== job 2278 ==
// cpu_top
module cpu_top(
    input wire clk,
    input wire rst_n,
    input wire [31:0] rData,
    input wire [31:0] inst,
    output wire [31:0] pc,
    output wire [31:0] display,
    output wire [31:0] addr,
    output wire [31:0] wData,
    output wire wen,
    output wire [31:0] rdata_19
);
wire [31:0] rdata_19_out;
assign rdata_19 = rdata_19_out;
assign display = inst;
wire [31:0] npc;
wire npc_op;
wire [31:0] pc_4;
wire [2:0] sext_op;
wire [31:0] ext;
wire rf_we;
wire [31:0] regData_1;
wire [31:0] regData_2;
wire [31:0] regData_wb;
wire brun;
wire breq;
wire brlt;
wire bsel;
wire asel;
wire [31:0] alu_a;
wire [31:0] alu_b;
wire [31:0] alu_c;
wire [3:0] alu_op;
wire dram_we;
wire [31:0] dram_rd;
wire [1:0] wbsel;
assign alu_a = (Asel_EX_con==1)?rD1_EX_con:pc_EX_con;
assign alu_b = (Bsel_EX_con==1)?ext_EX_con:rD2_EX_con;
assign regData_wb = (WBsel_MEM_con==0)?pc4_MEM_con:((WBsel_MEM_con==1)?c_MEM_con:dram_rd);
  ...
Size: roughly 11000 cells after synthesis, about 1400 flip-flops, ~230 I/O pins, ~0.082 mm2 of cells after synthesis.
Settings: LEC_CHECK=0, ABC_AREA=1, CAP_MARGIN=35, CELL_PAD_IN_SITES_DETAIL_PLACEMENT=0, CORE_ASPECT_RATIO=0.92, CORE_MARGIN=2, CORE_UTILIZATION=72, CTS_CLUSTER_DIAMETER=91, MAX_ROUTING_LAYER=met5, PLACE_DENSITY_LB_ADDON=0.06, SETUP_SLACK_MARGIN=1.12, SLEW_MARGIN=20; clock period 7.89 ns.
run.sh (not shown) runs the stock make flow with config.mk's settings and CLKGATE_MAP_FILE=.
Job 2278: GRT-0116 in global routing -> run aborted
Changes in job 3800 relative to job 2278:
==> flow/config.mk <==
export PLATFORM = sky130hd
export DESIGN_NAME = cpu_top
export DESIGN_NICKNAME = cpu_top
export VERILOG_FILES = /design/flow/design.v
export SDC_FILE = /design/flow/constraint.sdc
export NUM_CORES = 4
export LEC_CHECK = 0
export ABC_AREA = 1
export CAP_MARGIN = 20
export CORE_MARGIN = 2
export CORE_UTILIZATION = 40
export PLACE_DENSITY = 0.38
export SETUP_SLACK_MARGIN = 1.12
export SLEW_MARGIN = 20
==> flow/constraint.sdc <==
create_clock -name core_clock -period 4.14 [get_ports {clk}]
set_input_delay 0.8280 -clock core_clock [delete_from_list [all_inputs] [get_ports {clk}]]
set_output_delay 0.8280 -clock core_clock [all_outputs]
set_load 0.01 [all_outputs]
Results
Complete run, failing final checks: job 3800, reason setup timing. Comparing job 3800 with job 2278, the synthesized cell count came out essentially unchanged. Looking only at number of placed instances with taps included, and setting everything else aside, the higher value of job 2278 and job 3800 goes to job 3800. Job 3800 vs. job 2278: core box area went up; die extent in x went up; number of buffers inserted to repair setup after CTS went up; cell area reported after detailed placement went up. When job 3800 is measured against job 2278, its starting utilization of the core area turns out 33 points lower.
Modified inputs, job 215 compared to job 3800
--- a/flow/config.mk
+++ b/flow/config.mk
@@ -11,4 +11,4 @@
 export CORE_UTILIZATION = 40
-export PLACE_DENSITY = 0.38
-export SETUP_SLACK_MARGIN = 1.12
+export CTS_CLUSTER_DIAMETER = 27
+export MAX_ROUTING_LAYER = met4
 export SLEW_MARGIN = 20
==> flow/constraint.sdc <==
create_clock -name core_clock -period 8.5 [get_ports {clk}]
set_input_delay 1.7000 -clock core_clock [delete_from_list [all_inputs] [get_ports {clk}]]
set_output_delay 1.7000 -clock core_clock [all_outputs]
set_load 0.01 [all_outputs]
- Summary of job 3800 and job 215: one run falls short of a clean finish, namely job 3800.
- Overall power consumption for job 215 is lower than for job 3800.
- Status: total wirelength of the detailed-routed design parity (job 215, job 3800)
- Comparing job 215 against job 3800, there is no change at all in share of the synthesized netlist area taken by xor and xnor gates.
- The lower routed length on met2 came out of job 215.
- Side by side, clock tree buffer depth turned out higher in job 215 than in job 3800.
- Slack of the critical path up 1.94 ns in job 215 wrt job 3800
- Cmp job 215 and job 3800 / minimum clock period after layout / lower: job 3800
- Job 215 reports a higher largest net degree at the start of global routing than job 3800 does.

---

## build 66
cpu_top again, from the RTL that the note above started with.
clock: 4.74 ns
lec_check: 0
cap_margin: 20
core_margin: 2
core_utilization: 68
cts_cluster_diameter: 354
cts_cluster_size: 100
place_density_lb_addon: 0.0
slew_margin: 20
Tool error GRT-0116 stopped build 66 during global routing; no final results.
Modified inputs, trial 51 compared to build 66
- CORE_UTILIZATION now 51, was 68
- PLACE_DENSITY now 0.38, previously not set
- ABC_AREA now 1, previously not set
- CTS_CLUSTER_SIZE no longer set, was 100
- CTS_CLUSTER_DIAMETER no longer set, was 354
- TNS_END_PERCENT now 10, previously not set
- PLACE_DENSITY_LB_ADDON no longer set, was 0.0
- the clock period (ns, I/O delays scaled along) now 4.61, was 4.74
[summary]
Trial 51: flow complete, layout not clean; failing: negative setup slack
Changes observed in trial 51 relative to build 66: number of levels the H-tree was split into went up by 3; total half-perimeter wirelength after legalization and detailed placement +about 23%.
Total cell area reported by yosys after synthesis: trial 51 vs build 66 up 2.7%
Sort trial 51 and build 66 by die outline height asc -> top: build 66
Build 66 → trial 51: placed cell area has increased; share of synthesized registers carrying an async set or reset has remained practically unchanged; synthesized area has increased.
Diff build 66 -> trial 51 | floorplan row count | up by more than 10%
From trial 51 to build 66, number of sinks driven by the clock tree did not move at all.

---

Starting RTL as in the previous note.
export LEC_CHECK = 0
export ABC_AREA = 1
export CAP_MARGIN = 35
export CELL_PAD_IN_SITES_DETAIL_PLACEMENT = 0
export CORE_MARGIN = 2
export CORE_UTILIZATION = 72
export MAX_ROUTING_LAYER = met5
export PLACE_DENSITY_LB_ADDON = 0.06
export SLEW_MARGIN = 20
create_clock -name core_clock -period 7.89 [get_ports {clk}]
The starting point aborted during 5_1_grt (GRT-0116).
Edit:
Settings changed: ABC_AREA 1 to default, CAP_MARGIN 35 to 20, CELL_PAD_IN_SITES_DETAIL_PLACEMENT 0 to default, CORE_UTILIZATION 72 to 40, MAX_ROUTING_LAYER met5 to default, PLACE_DENSITY from default to 0.38, PLACE_DENSITY_LB_ADDON 0.06 to default.
Clock period 7.89 ns to 5.83 ns, I/O delays scaled along.
=>
- Now the flow finished with setup timing left
- die size rose by about 70%
- synthesized cell count came out lower by 30%
- area after synthesis went down by 2.6%
Edit:
Settings changed: CORE_UTILIZATION 40 to 61, MAX_ROUTING_LAYER from default to met4, PLACE_DENSITY 0.38 to default, SETUP_SLACK_MARGIN from default to 1.58.
Clock period 5.83 ns to 6.28 ns, I/O delays scaled along.
What happened: The changed run failed in 5_1_grt with GRT-0116; die area drops by 34%; synthesized cell count is unchanged; synthesized area does not change.
Edit:
Settings changed: CORE_UTILIZATION 61 to 40, MAX_ROUTING_LAYER met4 to default, PLACE_DENSITY from default to 0.38, SETUP_SLACK_MARGIN 1.58 to default.
Clock period 6.28 ns to 4.12 ns, I/O delays scaled along.
Outcome:
- With this change the flow finished but failed the layout checks on setup timing
- area after synthesis stays the same
- die area rises by well over a third
- synthesized cell count stays the same
Edit:
Settings changed: CORE_UTILIZATION 40 to 30.
Clock period 4.12 ns to 8.5 ns, I/O delays scaled along.
This time the run finished clean.
Setup slack improves by 1.6 ns.
Hold slack loses 0.093 ns.
Clock-buffer cell count came out higher by 46.
Sequential share of layout area climbs by 6.4 points.
Cell area decreases by 17%.
First-iteration DRC count fell by 24%.
Routed wire length decreases by 3.4%.
Via count goes down by 13%.
Synthesized cell count does not change.
Power goes down by 54%.
Die area increases by 33%.
Edit:
Settings changed: CORE_UTILIZATION 30 to 58, SETUP_SLACK_MARGIN from default to 1.04.
Clock period 8.5 ns to 5.81 ns, I/O delays scaled along.
- The new run died in 5_1_grt
- die size fell by 48%
- synthesized cell count is unchanged
- area after synthesis stays the same
No activity file was given, so power comes from the tool's default toggle rates.
